Design top, start of the top module:
module top(
    input rst, clk,
    input [11:0] ar, ai, br, bi,
    output [23:0] Pi, Pr
);
    wire PP1_CE, PP2_CE, a_sel, b_sel, add, PI_CE, PR_CE;
    control_unit uut1(
        .clk(clk),
        .rst(rst),
        .a_sel(a_sel),
        .b_sel(b_sel),
        .PP1_CE(PP1_CE),
        .PP2_CE(PP2_CE),
        .add(add),
        .PR_CE(PR_CE),
        .PI_CE(PI_CE)
    );
    datapath uut2(
        .clk(clk),
        .rst(rst),
        .a_sel(a_sel),
        .b_sel(b_sel),
        .PP1_CE(PP1_CE),
        .PP2_CE(PP2_CE),
        .add(add),
        .PR_CE(PR_CE),
        .PI_CE(PI_CE),
        .ar(ar),
        .ai(ai),
        .br(br),
        .bi(bi),
        .Pr(Pr),
        .Pi(Pi)
    );
endmodule
export LEC_CHECK = 0
export ABC_AREA = 1
export CAP_MARGIN = 40
export CORE_ASPECT_RATIO = 0.5
export CORE_MARGIN = 2
export CORE_UTILIZATION = 72
export CTS_CLUSTER_DIAMETER = 391
export CTS_CLUSTER_SIZE = 95
export HOLD_SLACK_MARGIN = 0.19
export SLEW_MARGIN = 20
create_clock -name core_clock -period 2.19 [get_ports {clk}]
run.sh (not shown) runs the stock make flow with config.mk's settings and CLKGATE_MAP_FILE=.
The baseline did not get past clock tree synthesis (4_1_cts).
Change:
ABC_AREA = not set   (was 1)
CAP_MARGIN = 20   (was 40)
CORE_ASPECT_RATIO = not set   (was 0.5)
CORE_UTILIZATION = 40   (was 72)
CTS_CLUSTER_DIAMETER = not set   (was 391)
CTS_CLUSTER_SIZE = not set   (was 95)
HOLD_SLACK_MARGIN = not set   (was 0.19)
clock period = 6.62 ns   (was 2.19 ns; I/O delays follow)
Result: This time the run finished with timing, DRC and antenna clean; die size is higher by well over a third; synthesized area is lower by a few percent; synthesized cell count is lower by a quarter to a third.
Change:
CORE_UTILIZATION = 17   (was 40)
clock period = 7.64 ns   (was 6.62 ns; I/O delays follow)
What happened: The changed run ran to the end with no violations; worst setup slack improves by 0.18 ns; final area barely changes; hold slack improved by 0.017 ns; via count falls by a few percent; routed wire length increases by a few percent; register-to-register slack gains 0.23 ns; clock skew stays flat.
Change:
CORE_UTILIZATION = 66   (was 17)
clock period = 5.48 ns   (was 7.64 ns; I/O delays follow)
The new run ran to the end with violations: setup timing.
Non-clock buffer count goes up by 175.
Routed wire length goes up by 51%.
Sequential cell count stays the same.
Global-route usage goes up by 29 points.
Synthesized cell count stays the same.
Worst hold slack improves by 0.020 ns.
Clock-buffer cell count goes down by 1.
Utilization goes up by 72 points.
Clock skew is about the same.

* * *

== try-tundra ==
Starting RTL as in the previous note.
export LEC_CHECK = 0
export ABC_AREA = 1
export CAP_MARGIN = 20
export CORE_MARGIN = 2
export CORE_UTILIZATION = 72
export CTS_CLUSTER_DIAMETER = 46
export CTS_CLUSTER_SIZE = 41
export PLACE_DENSITY_LB_ADDON = 0.26
export SLEW_MARGIN = 20
create_clock -name core_clock -period 5.4 [get_ports {clk}]
try-tundra | ERROR | global routing (5_1_grt)
> inputs changed (try-tundra -> try-quartz)
# try-tundra
export LEC_CHECK = 0
export ABC_AREA = 1
export CAP_MARGIN = 20
export CORE_MARGIN = 2
export CORE_UTILIZATION = 72
export CTS_CLUSTER_DIAMETER = 46
export CTS_CLUSTER_SIZE = 41
export PLACE_DENSITY_LB_ADDON = 0.26
export SLEW_MARGIN = 20
create_clock -name core_clock -period 5.4 [get_ports {clk}]
# try-quartz
export LEC_CHECK = 0
export ABC_AREA = 1
export CAP_MARGIN = 40
export CORE_MARGIN = 2
export CORE_UTILIZATION = 72
export CTS_CLUSTER_DIAMETER = 391
export CTS_CLUSTER_SIZE = 95
export SLEW_MARGIN = 20
create_clock -name core_clock -period 2.19 [get_ports {clk}]
==> comparison <==
- Seen in the log of try-quartz: DPL-0038 during clock tree synthesis (4_1_cts), after which the run never completed.
- The flip-flop and latch count after synthesis on try-quartz is in line with that on try-tundra.
- Going from try-tundra to try-quartz, number of port buffers held steady, yosys synthesis chip area held, number of cells after detailed placement up 90, core utilization before placement ~0 delta.
- try-quartz -> try-tundra: synthesized cell count delta 0, exact match
- | HPWL after detailed placement | try-quartz vs try-tundra | 24% higher |
- Total core area came out exactly the same in try-tundra and try-quartz.
- ~same chip area in try-tundra and try-quartz
- In try-quartz, total placed instance area is higher than in try-tundra.
Relative to try-quartz, the following input files were edited for try-garnet:
# try-quartz
export LEC_CHECK = 0
export ABC_AREA = 1
export CAP_MARGIN = 40
export CORE_MARGIN = 2
export CORE_UTILIZATION = 72
export CTS_CLUSTER_DIAMETER = 391
export CTS_CLUSTER_SIZE = 95
export SLEW_MARGIN = 20
create_clock -name core_clock -period 2.19 [get_ports {clk}]
# try-garnet
export LEC_CHECK = 0
export ABC_AREA = 1
export CAP_MARGIN = 40
export CORE_MARGIN = 2
export CORE_UTILIZATION = 72
export CTS_CLUSTER_DIAMETER = 391
export CTS_CLUSTER_SIZE = 13
export SLEW_MARGIN = 20
export TNS_END_PERCENT = 5
create_clock -name core_clock -period 2.19 [get_ports {clk}]
==> comparison <==
try-garnet did not make it past global routing (5_1_grt), where a tool error ended it.
Changes observed in try-garnet relative to try-quartz: placed wire-length estimate after detailed placement now sits lower; routability congestion estimate from global placement fell by 1.6%; cell count after placement barely changed; top-level port count flat; placed standard-cell area -1.5%.
The following lists how try-lagoon was set up differently from try-garnet:
# try-garnet
export LEC_CHECK = 0
export ABC_AREA = 1
export CAP_MARGIN = 40
export CORE_MARGIN = 2
export CORE_UTILIZATION = 72
export CTS_CLUSTER_DIAMETER = 391
export CTS_CLUSTER_SIZE = 13
export SLEW_MARGIN = 20
export TNS_END_PERCENT = 5
create_clock -name core_clock -period 2.19 [get_ports {clk}]
# try-lagoon
export LEC_CHECK = 0
export ABC_AREA = 1
export CAP_MARGIN = 0
export CORE_ASPECT_RATIO = 1.95
export CORE_MARGIN = 2
export CORE_UTILIZATION = 72
export CTS_CLUSTER_DIAMETER = 391
export CTS_CLUSTER_SIZE = 95
export PLACE_DENSITY = 0.36
export SLEW_MARGIN = 20
create_clock -name core_clock -period 2.19 [get_ports {clk}]
try-garnet → try-lagoon: die boundary height went up about 40%, worst setup timing slack at the placement stage decreased 190 ps. On standard-cell row count, the lower figure sits with try-garnet, not try-lagoon. Status: try-lagoon FAILED at clock tree synthesis (4_1_cts) (tool error). Full die area (try-lagoon vs. try-garnet) increases slightly. Comparing try-garnet with try-lagoon, the number of placed instances with taps included came out essentially unchanged. Between try-lagoon and try-garnet, horizontal die dimension is lower for try-lagoon, try-garnet comes in above that. Sort try-lagoon and try-garnet by effective utilization at floorplan, ascending, and try-lagoon comes first.

* * *

## yarrow
Starting RTL as in the previous note.
clock: 7.0 ns
lec_check: 0
cap_margin: 20
core_aspect_ratio: 0.5
core_margin: 10
core_utilization: 63
cts_cluster_diameter: 270
cts_cluster_size: 98
hold_slack_margin: -0.07
slew_margin: 20
tns_end_percent: 15
> inputs changed (yarrow -> cedar)
Settings: CORE_MARGIN changed from 10 to 2; HOLD_SLACK_MARGIN removed (was -0.07); CORE_ASPECT_RATIO removed (was 0.5); TNS_END_PERCENT removed (was 15).
Results
- Per the final summary, cedar finished and its layout is clean on timing, DRC and antenna.
- Re highest clock rate: cedar is 1.3% up on yarrow.
- Taking yarrow as the reference, in cedar number of vias after detailed routing fell 1.4%; finished layout cell area comparable.
- Going from yarrow to cedar, routed wire length fell about 7%; instance count on the critical path went down 1.
- In cedar the post-route clock period utilization turned out 1.2 points lower than in yarrow.
## Diff of input files: indigo against cedar
Settings: SETUP_SLACK_MARGIN newly set to -0.7; TNS_END_PERCENT newly set to 15; PLACE_DENSITY newly set to 0.87.
### Flow results
indigo finished all stages; the layout is clean. Share of cell area taken by muxes after synthesis: cedar vs indigo identical. Against cedar, indigo reports a wire length of the first global-routing pass that is higher. Slowest library cell on the worst path = fa_1: cedar; slowest library cell on the worst path = nor4_1: indigo. indigo against cedar: worst slew margin relative to its limit has decreased; combined buffer and inverter count along the critical path saw an increase; clock network area share rose by 0.18 points; worst-case reg-to-reg path depth shows an increase of 1. Sort indigo and cedar by global-route usage desc -> top: indigo. Area of all placed cells without fillers across indigo and cedar: no real change. indigo -> cedar: share of cell area taken by flip-flops and latches flat.
The inputs of pepper differ from those of indigo as listed below.
Settings: a deleted SETUP_SLACK_MARGIN that had been -0.7; a change of CORE_MARGIN from 2 to 10; an added HOLD_SLACK_MARGIN of 0.3; a deleted PLACE_DENSITY that had been 0.87.
Findings:
Global router's overall resource usage: lower on pepper
From indigo to pepper the numbers moved as follows: number of cells on the critical path dropped about 4.5%; total wirelength of the detailed-routed design lower.
### pepper -> onyx
Settings: clearing CTS_CLUSTER_DIAMETER, which used to be 270; putting SETUP_SLACK_MARGIN at 2.01 where nothing was set; swapping 20 for 10 in SLEW_MARGIN; swapping 98 for 39 in CTS_CLUSTER_SIZE; swapping 15 for 50 in TNS_END_PERCENT; clearing HOLD_SLACK_MARGIN, which used to be 0.3; putting GPL_ROUTABILITY_DRIVEN at 0 where nothing was set; putting MIN_ROUTING_LAYER at met2 where nothing was set; putting MAX_ROUTING_LAYER at met4 where nothing was set; putting ABC_AREA at 1 where nothing was set; swapping 63 for 31 in CORE_UTILIZATION; swapping 10 for 5 in CORE_MARGIN.
## What came out
Minimum hold slack was higher in pepper than in onyx.
onyx vs pepper, instance count: onyx higher
Compare pepper and onyx | routed wire length lower: pepper

* * *

== run A ==
top again, from the RTL that the note above started with.
Design top, start of the top module:
module top(
    input rst, clk,
    input [11:0] ar, ai, br, bi,
    output [23:0] Pi, Pr
);
Settings: LEC_CHECK=0, ABC_AREA=1, CAP_MARGIN=20, CELL_PAD_IN_SITES_GLOBAL_PLACEMENT=0, CORE_ASPECT_RATIO=0.89, CORE_MARGIN=2, CORE_UTILIZATION=72, CTS_CLUSTER_DIAMETER=324, CTS_CLUSTER_SIZE=15, PLACE_DENSITY_LB_ADDON=0.02, SETUP_SLACK_MARGIN=0.33, SLEW_MARGIN=20, TNS_END_PERCENT=55; clock period 2.24 ns.
The flow ended early for run A: it failed with a tool error in clock tree synthesis.
Input changes introduced in run B (baseline for comparison: run A):
- swapping 15 for 98 in CTS_CLUSTER_SIZE
- swapping 1 for 0 in ABC_AREA
- swapping 2.24 for 2.21 in the clock period (ns, I/O delays scaled along)
### Flow results
Die size, run B and run A, lower one = run B.
Min overall die width across run B and run A: run B
Delta(chip area from the yosys synthesis statistics, run B - run A) < 0
Of run B and run A, the run reporting the lower proportion of synthesized area in mux cells was run A.
Delta (run B minus run A): total of flip-flops plus latches after synthesis essentially unchanged; tally of unique sky130hd cells used after synthesis increased 41%; number of enable flip-flop cells essentially unchanged; total cells reported by yosys after synthesis decreased about 23%.
What ended run B was a tool error in detailed placement; the run never finished.
diff inputs: run B => run C
- PLACE_DENSITY_LB_ADDON removed (was 0.02)
- TNS_END_PERCENT removed (was 55)
- ABC_AREA removed (was 0)
- CTS_CLUSTER_SIZE removed (was 98)
- CORE_ASPECT_RATIO removed (was 0.89)
- CORE_UTILIZATION changed from 72 to 40
- CELL_PAD_IN_SITES_GLOBAL_PLACEMENT removed (was 0)
- SETUP_SLACK_MARGIN removed (was 0.33)
- CTS_CLUSTER_DIAMETER removed (was 324)
- the clock period (ns, I/O delays scaled along) changed from 2.21 to 7.0
Findings:
Every stage of the flow completed for run C, and the final layout passed the timing, design-rule and antenna checks.
Measured against run B, the vertical die dimension of run C comes out at 1.4 times the reference value.
Going from run B to run C, netlist area before placement did not really move, full die area saw an increase, cell count in the Yosys report about even, synthesis area per yosys roughly the same.
Modified inputs, run D compared to run C
- changing CORE_MARGIN from 2 to 4
- changing the clock period (ns, I/O delays scaled along) from 7.0 to 9.76
Notes after the runs:
Largest fanout on the critical path: run D vs run C up 1
Against run C as the reference, run D delivers a lower global router's overall resource usage.
In the flow results for run C and run D, the first-iteration DRC count is smaller on run C.
Delta (run D minus run C): area after detailed placement moved down; total wire length moved up.
